==> job 8018: inputs <==
// fir_7_7
module fir_7_7(
    input clk,
    input rst,
    input [7:0] weight_data,
    input [2:0] weight_idx,
    input weight_valid,
    output weight_ready,
    input [7:0] input_data,
    input input_valid,
    output input_ready,
    output [15:0] output_data,
    input output_ready,
    output output_valid 
    );
clock: 9.18 ns
lec_check: 0
abc_area: 1
cap_margin: 30
core_margin: 8
core_utilization: 49
cts_cluster_diameter: 308
cts_cluster_size: 98
gpl_timing_driven: 0
max_routing_layer: met5
place_density: 0.4
setup_slack_margin: 2.11
slew_margin: 20
tns_end_percent: 35
run.sh (not shown) runs the stock make flow with config.mk's settings and CLKGATE_MAP_FILE=.
==> inputs of job 7293, as changes to job 8018 <==
- ABC_AREA: 1 -> default
- CAP_MARGIN: 30 -> 20
- CORE_MARGIN: 8 -> 2
- CORE_UTILIZATION: 49 -> 72
- CTS_CLUSTER_DIAMETER: 308 -> 59
- CTS_CLUSTER_SIZE: 98 -> default
- GPL_TIMING_DRIVEN: 0 -> default
- MAX_ROUTING_LAYER: met5 -> default
- PLACE_DENSITY: 0.4 -> default
- SETUP_SLACK_MARGIN: 2.11 -> default
- TNS_END_PERCENT: 35 -> default
==> flow/constraint.sdc (replaced) <==
create_clock -name core_clock -period 5.05 [get_ports {clk}]
set_input_delay 1.0100 -clock core_clock [delete_from_list [all_inputs] [get_ports {clk}]]
set_output_delay 1.0100 -clock core_clock [all_outputs]
set_load 0.01 [all_outputs]
==> results <==
item	job 7293	job 8018
Run status	complete, but fails checks	timing/DRC/antenna clean
Layout check failures	setup timing	-
Port bufs	42	41
Chip width	170.2 µm	222.1 µm
Placed Instances	2639	3172
Post-synth mux share	0.4594%	0%
Internal power of the cells	2.154 mW	1.668 mW
Top achievable clock speed	141.6 MHz	146.2 MHz
Placer congestion estimate	1.002	0.8710
Tot Pwr	2.970 mW	3.023 mW
Die Y	170.2 µm	222.1 µm
Tightest slew margin relative to the limit	45.61%	38.12%
Total number of cells along the worst setup path	21	26
Final Cell Area	0.02339 mm²	0.02291 mm²
Power per standard cell area	126.9 mW/mm²	132.0 mW/mm²

========
==> job 2750: inputs <==
Starting RTL as in the previous note.
clock: 8.0 ns
lec_check: 0
abc_area: 1
cap_margin: 20
core_margin: 2
core_utilization: 40
cts_cluster_diameter: 178
cts_cluster_size: 29
place_density: 0.71
setup_slack_margin: -0.76
slew_margin: 0
==> job 8425: changes against job 2750 <==
==> flow/config.mk (replaced) <==
export PLATFORM = sky130hd
export DESIGN_NAME = fir_7_7
export DESIGN_NICKNAME = fir_7_7
export VERILOG_FILES = /design/flow/design.v
export SDC_FILE = /design/flow/constraint.sdc
export NUM_CORES = 4
export LEC_CHECK = 0
export ABC_AREA = 1
export CAP_MARGIN = 20
export CORE_ASPECT_RATIO = 1.91
export CORE_MARGIN = 2
export CORE_UTILIZATION = 40
export CTS_CLUSTER_DIAMETER = 235
export CTS_CLUSTER_SIZE = 53
export GPL_ROUTABILITY_DRIVEN = 0
export PLACE_DENSITY = 0.63
export SLEW_MARGIN = 5
==> CHANGELOG.md <==
## Implementation

- Die area: 54000 um2
- Latency at later pin: 470 ps
- First-pass detailed-route iteration total: 5
- Logic power comb: 1.66 mW
- Biggest cell delay along the critical path: 620 ps
- Logic gate share of total power: 50.4%
- P_sw: 1.50 mW
- Average wire per standard cell: 18.9 um
- Total power: 3.30 mW
- Status: finished clean
- Non-Clock Buffer Area Fraction: 2.35%
- M1 WL: 19300 um
# the run above: job 8425

==> CHANGELOG.md <==
## Implementation

- Average wire per standard cell: 16.2 um
- Status: finished clean
- Logic gate share of total power: 49.2%
- Biggest cell delay along the critical path: 600 ps
- First-pass detailed-route iteration total: 6
- M1 WL: 21300 um
- Logic power comb: 1.60 mW
- P_sw: 1.44 mW
- Most used cell, CP: fa_1
- Non-Clock Buffer Area Fraction: 2.26%
- Commonest cells post-synth: inv_1, nand2_1, fa_1, nor2_1, ha_1
# the run above: job 2750


========
==> 12-27 <==
==> flow/design.v <==
`timescale 1ns / 1ps
module fir_7_7(
    input clk,
    input rst,
    input [7:0] weight_data,
    input [2:0] weight_idx,
    input weight_valid,
    output weight_ready,
    input [7:0] input_data,
    input input_valid,
    output input_ready,
    output [15:0] output_data,
    input output_ready,
    output output_valid 
    );
    reg i_ready;
    reg w_ready;
    assign input_ready = i_ready;
    assign weight_ready = w_ready;
    wire [15:0] products [6:0];
    wire [15:0] sums [ 5:0];
    reg [7:0] inputs [6:0];
    reg [7:0] weights [6:0];
    reg [15:0] result;
    assign output_data = result;
    reg output_valid_delay;
    reg output_valid_r;
    assign output_valid = output_valid_r;
    always@(posedge clk)
    begin
        if(input_valid & input_ready)
            output_valid_delay <= 1;
        else
            output_valid_delay <= 0;
        output_valid_r <= output_valid_delay;
    end
    always@(posedge clk)
    begin
        if(rst)
        begin
            inputs[0] <= 0;
            inputs[1] <= 0;
            inputs[2] <= 0;
            inputs[3] <= 0;
            inputs[4] <= 0;
            inputs[5] <= 0;
            inputs[6] <= 0;
            weights[0] <= 0;
            weights[1] <= 0;
            weights[2] <= 0;
            weights[3] <= 0;
            weights[4] <= 0;
            weights[5] <= 0;
            weights[6] <= 0;
            result <= 0;
            i_ready <= 0;
            w_ready <= 0;
        end else begin
            i_ready <= 1;
            w_ready <= 1;
            if(weight_ready & weight_valid)begin
                weights[weight_idx] <= weight_data;
            end
            if(input_valid & input_ready)begin
                inputs[0] <= input_data;
                inputs[1] <= inputs[0];
                inputs[2] <= inputs[1];
                inputs[3] <= inputs[2];
                inputs[4] <= inputs[3];
                inputs[5] <= inputs[4];
                inputs[6] <= inputs[5];
            end
            if(output_valid & output_ready)begin
                result <= sums[5];
            end
        end
    end
    multiplier m0(inputs[0], weights[0], products[0]);
    multiplier m1(inputs[1], weights[1], products[1]);
    multiplier m2(inputs[2], weights[2], products[2]);
    multiplier m3(inputs[3], weights[3], products[3]);
    multiplier m4(inputs[4], weights[4], products[4]);
    multiplier m5(inputs[5], weights[5], products[5]);
    multiplier m6(inputs[6], weights[6], products[6]);
    adder a0(products[0], products[1], sums[0]);
    adder a1(products[2], products[3], sums[1]);
    adder a2(products[4], products[5], sums[2]);
    adder a3(products[6], sums[0], sums[3]);
    adder a4(sums[1], sums[2], sums[4]);
    adder a5(sums[3], sums[4], sums[5]);
endmodule
module adder(
    input [15:0] addend1,
    input [15:0] addend2,
    output [15:0] sum
    );
    assign sum = addend1 + addend2;
endmodule
module multiplier(
    input [7:0] weight_data,
    input [7:0] input_data,
    output [15:0] product
    );
    assign product = weight_data * input_data;
endmodule
==> flow/run.sh <==
#!/bin/bash
# the make line also repeats each setting of config.mk as NAME=value (left out here)
make -C /OpenROAD-flow-scripts/flow DESIGN_CONFIG=/design/flow/config.mk WORK_HOME=/design/flow/orfs CLKGATE_MAP_FILE= finish
==> flow/config.mk <==
export PLATFORM = sky130hd
export DESIGN_NAME = fir_7_7
export DESIGN_NICKNAME = fir_7_7
export VERILOG_FILES = /design/flow/design.v
export SDC_FILE = /design/flow/constraint.sdc
export NUM_CORES = 4
export LEC_CHECK = 0
export ABC_AREA = 0
export CAP_MARGIN = 30
export CORE_MARGIN = 2
export CORE_UTILIZATION = 72
export CTS_CLUSTER_DIAMETER = 319
export CTS_CLUSTER_SIZE = 27
export GPL_TIMING_DRIVEN = 1
export MAX_ROUTING_LAYER = met5
export PLACE_DENSITY = 0.8
export SETUP_SLACK_MARGIN = 1.08
export SLEW_MARGIN = 20
==> flow/constraint.sdc <==
create_clock -name core_clock -period 6.44 [get_ports {clk}]
set_input_delay 1.2880 -clock core_clock [delete_from_list [all_inputs] [get_ports {clk}]]
set_output_delay 1.2880 -clock core_clock [all_outputs]
set_load 0.01 [all_outputs]
==> inputs of 12-20, as changes to 12-27 <==
- ABC_AREA: 0 -> 1
- CAP_MARGIN: 30 -> 20
- CTS_CLUSTER_DIAMETER: 319 -> 163
- CTS_CLUSTER_SIZE: 27 -> 98
- GPL_TIMING_DRIVEN: 1 -> not set
- MAX_ROUTING_LAYER: met5 -> not set
- PLACE_DENSITY: 0.8 -> 0.38
- SETUP_SLACK_MARGIN: 1.08 -> not set
==> flow/constraint.sdc (replaced) <==
create_clock -name core_clock -period 6.93 [get_ports {clk}]
set_input_delay 1.3860 -clock core_clock [delete_from_list [all_inputs] [get_ports {clk}]]
set_output_delay 1.3860 -clock core_clock [all_outputs]
set_load 0.01 [all_outputs]
==> comparison table <==
	12-27	12-20
Outcome	complete, but fails checks	timing/DRC/antenna clean
Violated checks	setup timing	-
Hold_ws	331 ps	338 ps
Power consumption	2.29 mW	4.36 mW
Mux frac, synth	0.459%	0%
Maximum vdd drop	178 µV	373 µV
Detailed placer's ending HPWL	46.4 mm	46.4 mm
Global Route met3 Usage	8.95%	7.61%
Initial core utilization	73.6%	72.9%
Register share of total power	39.0%	21.1%
Power of the clock network	1.08 mW	937 µW
Part of the Yosys area used for sequential elements	15.6%	14.9%
Logic share of the area	64.0%	62.3%
Routed WL per cell	22.0 µm	18.9 µm
Met1 global-route usage	53.7%	53.3%
Pre-CTS setup slack	-619 ps	29.2 ps
Slew @ Worst Pin	913 ps	1020 ps
Total number of multi-input combinational cells	1403	1480
Average size of a mapped cell	9.41 µm²	8.03 µm²
Rel. slew slack	38.7%	31.9%

========
==> inputs of run Z <==
RTL: the design.v shown in full above, as it stands there.
Settings: LEC_CHECK=0, CAP_MARGIN=20, CORE_MARGIN=2, CORE_UTILIZATION=64, SETUP_SLACK_MARGIN=1.43, SLEW_MARGIN=20; clock period 5.78 ns.
==> run E: changes against run Z <==
CORE_UTILIZATION = 40   (was 64)
CTS_CLUSTER_DIAMETER = 178   (was unset)
CTS_CLUSTER_SIZE = 98   (was unset)
PLACE_DENSITY = 0.4   (was unset)
SETUP_SLACK_MARGIN = -0.76   (was 1.43)
SLEW_MARGIN = 0   (was 20)
==> flow/constraint.sdc (replaced) <==
create_clock -name core_clock -period 8.0 [get_ports {clk}]
set_input_delay 1.6000 -clock core_clock [delete_from_list [all_inputs] [get_ports {clk}]]
set_output_delay 1.6000 -clock core_clock [all_outputs]
set_load 0.01 [all_outputs]
==> notes.md <==
The following summarizes the physical implementation.

Global route
The initial antenna violation count came to 2.

Power
The fraction of power consumed by sequential logic is 42.7%. Power attributed to sequential cells is 0.000734 W. The power report puts the net switching power at 0.000507 W.

CTS
The post-CTS resize count is 0. Buffers added to address setup during post-CTS repair amount to 0.

STA
The sum of negative setup slack is 0 ns. Setup repair after global routing left no endpoint under its margin.

Critical path
The data arrival at the endpoint of the critical path is 7.81 ns. Among all stages on the critical path, the maximum delay recorded is 0.54 ns. Per STA, the worst path is made up of nand2_1, fa_1, inv_1, fa_1, inv_1, fa_1, inv_1, fa_1, inv_1, fa_1, fa_1, inv_1, fa_1, fa_1, inv_1, fa_1, inv_1, ha_1, a21o_1, a21oi_1, o211ai_1, a31o_2, a21oi_1, mux2_2.

Route
In the post-route report, total wirelength is listed as 62000 um.

Outcome
The flow ran to the end and the layout has no timing, DRC or antenna violations.
Source of the figures above: run E

==> notes.md <==
The following summarizes the physical implementation.

Outcome
The run finished, with violations left. The run did not pass the layout checks because of setup timing.

STA
Setup repair after global routing could not meet its margin everywhere. The total setup violations reported at the end of the flow is 12. In the post-route analysis, the smallest setup slack over all paths is -1.17 ns.

Power
The power report puts the net switching power at 0.000674 W. The flow reports that sequential cells draw 39.0% of the design power.

Critical path
The data arrival at the endpoint of the critical path is 7.28 ns. In this design, the stage delay of the slowest critical-path cell is 0.55 ns.

CTS
In this run the post-CTS setup repair buffer count came out at 23. In this run, post-CTS repair resized a total of 113 instances.

Route
The wire length reported by the detailed router is 55900 um.

Global route
The initial antenna violation count is 0.
Source of the figures above: run Z


========
==> v35 <==
Starts from the design.v that is shown in full above.
clock: 8.0 ns
lec_check: 0
abc_area: 1
cap_margin: 20
core_margin: 2
core_utilization: 47
cts_cluster_diameter: 260
cts_cluster_size: 98
place_density: 0.4
setup_slack_margin: -0.76
slew_margin: 0
==> v15 (differences from v35) <==
- ABC_AREA: 1 -> unset
- CORE_UTILIZATION: 47 -> 40
- CTS_CLUSTER_DIAMETER: 260 -> unset
- CTS_CLUSTER_SIZE: 98 -> unset
- PLACE_DENSITY: 0.4 -> unset
- SETUP_SLACK_MARGIN: -0.76 -> unset
- SLEW_MARGIN: 0 -> 20
==> flow/constraint.sdc (replaced) <==
create_clock -name core_clock -period 9.06 [get_ports {clk}]
set_input_delay 1.8120 -clock core_clock [delete_from_list [all_inputs] [get_ports {clk}]]
set_output_delay 1.8120 -clock core_clock [all_outputs]
set_load 0.01 [all_outputs]
==> comparison <==
Against v15, the sequential share of layout area of v35 is lower by 0.34 points. Against v15, the global-route usage of v35 is higher by 5.0 points. Of v35 and v15, v35 has the higher cell area (gap 2.4%, measured against v15). Of v35 and v15, v15 has the higher worst setup slack (gap 750 ps). Between v15 and v35, the lower clock power is in v35 (gap about 6%, measured against v35). Of v35 and v15, v15 has the higher hold slack (gap 1.2 ps). Against v35, the critical path depth of v15 is lower by 1. Against v15, the synthesized cell count of v35 is larger by 23%.
==> figures <==
quantity                                                                v15        v35
Post-synthesis mux area share                                       0.4594%         0%
Relative area of clock buffers and inverters in the final design     3.043%     2.381%
Tmin final                                                          7487 ps    7182 ps
Die Size                                                          51500 um2  45970 um2
Met2 WL                                                            25.07 mm   27.35 mm
Arrival time of the worst setup path                                7840 ps    7570 ps
Result of the run                                  timing/DRC/antenna clean  timing/DRC/antenna clean
Critical Path Max Stage Delay                                        570 ps     620 ps
Power dissipated in combinational cells                            0.154 mW    1.66 mW
Final-layout clock buffer total                                          18         19
Detailed-routed wire length on met3                                3.568 mm   3.288 mm
Reg2reg path depth                                                       24         25
Layout net count                                                       2716       3137
Met1 wire length                                                   24.52 mm   27.90 mm
Internal Dissipation                                               1.170 mW   1.763 mW
Sequential share of the synthesized area                             15.61%     14.91%
Simple share                                                         16.55%     14.44%

========
==> build 96 <==
RTL: the design.v shown in full above, as it stands there.
export LEC_CHECK = 0
export ABC_AREA = 0
export CAP_MARGIN = 20
export CELL_PAD_IN_SITES_DETAIL_PLACEMENT = 2
export CORE_ASPECT_RATIO = 1.25
export CORE_MARGIN = 2
export CORE_UTILIZATION = 45
export GPL_ROUTABILITY_DRIVEN = 1
export MAX_ROUTING_LAYER = met5
export PLACE_DENSITY_LB_ADDON = 0.05
export SETUP_SLACK_MARGIN = -0.12
export SLEW_MARGIN = 20
export TNS_END_PERCENT = 75
create_clock -name core_clock -period 10.6 [get_ports {clk}]
==> build 3: changes against build 96 <==
==> flow/config.mk (replaced) <==
export PLATFORM = sky130hd
export DESIGN_NAME = fir_7_7
export DESIGN_NICKNAME = fir_7_7
export VERILOG_FILES = /design/flow/design.v
export SDC_FILE = /design/flow/constraint.sdc
export NUM_CORES = 4
export LEC_CHECK = 0
export ABC_AREA = 1
export CAP_MARGIN = 20
export CORE_MARGIN = 2
export CORE_UTILIZATION = 70
export SETUP_SLACK_MARGIN = -0.11
export SLEW_MARGIN = 20
==> flow/constraint.sdc (replaced) <==
create_clock -name core_clock -period 5.78 [get_ports {clk}]
set_input_delay 1.1560 -clock core_clock [delete_from_list [all_inputs] [get_ports {clk}]]
set_output_delay 1.1560 -clock core_clock [all_outputs]
set_load 0.01 [all_outputs]
==> results <==
metric	build 3	build 96
Status	finished with violations	timing/DRC/antenna clean
Layout check failures	setup timing	-
Total power after layout	6.16 mW	1.34 mW
Vias in the first global route	17600	17500
Inserted Diodes	0	1
Sw Ratio	43.5%	29.4%
Repair and plain buffers	291	47
CP max-delay cell	sky130_fd_sc_hd__fa_1	sky130_fd_sc_hd__dfxtp_1
Worst rel slew slack	28.7%	31.7%
Estimated wirelength of the detail-placed design	48700 um	58300 um
Routability-driven placement congestion ratio	0.991	0.928
Power drawn by the sequential cells	1.08 mW	0.556 mW
Highest net fanout along the worst path	4	9
Dpl ws	-969 ps	3010 ps
Clk latency late pin	450 ps	470 ps
CTS-repair resized insts	79	0
Number of nets in the layout	3373	2715
Arrival time reported for the critical path endpoint	7220 ps	8120 ps
Slew @ Worst Pin	1070 ps	1020 ps
Fraction of power consumed by the clock network	20.2%	47.9%
Clock tree cell share of total cell area	2.62%	2.82%
Comb/total area	59.7%	68.3%
Number of cells on the worst reg-to-reg path	26	24
Proportion of final cell area spent on non-clock buffers	9.86%	2.13%
First-pass GRT wire length	92500 um	107000 um
Die X-Extent	176 um	192 um
Timing startpoint of the critical path	weights[4][3]	inputs[6][5]
Power figures rest on the tool's default switching activity, not on a simulated workload.
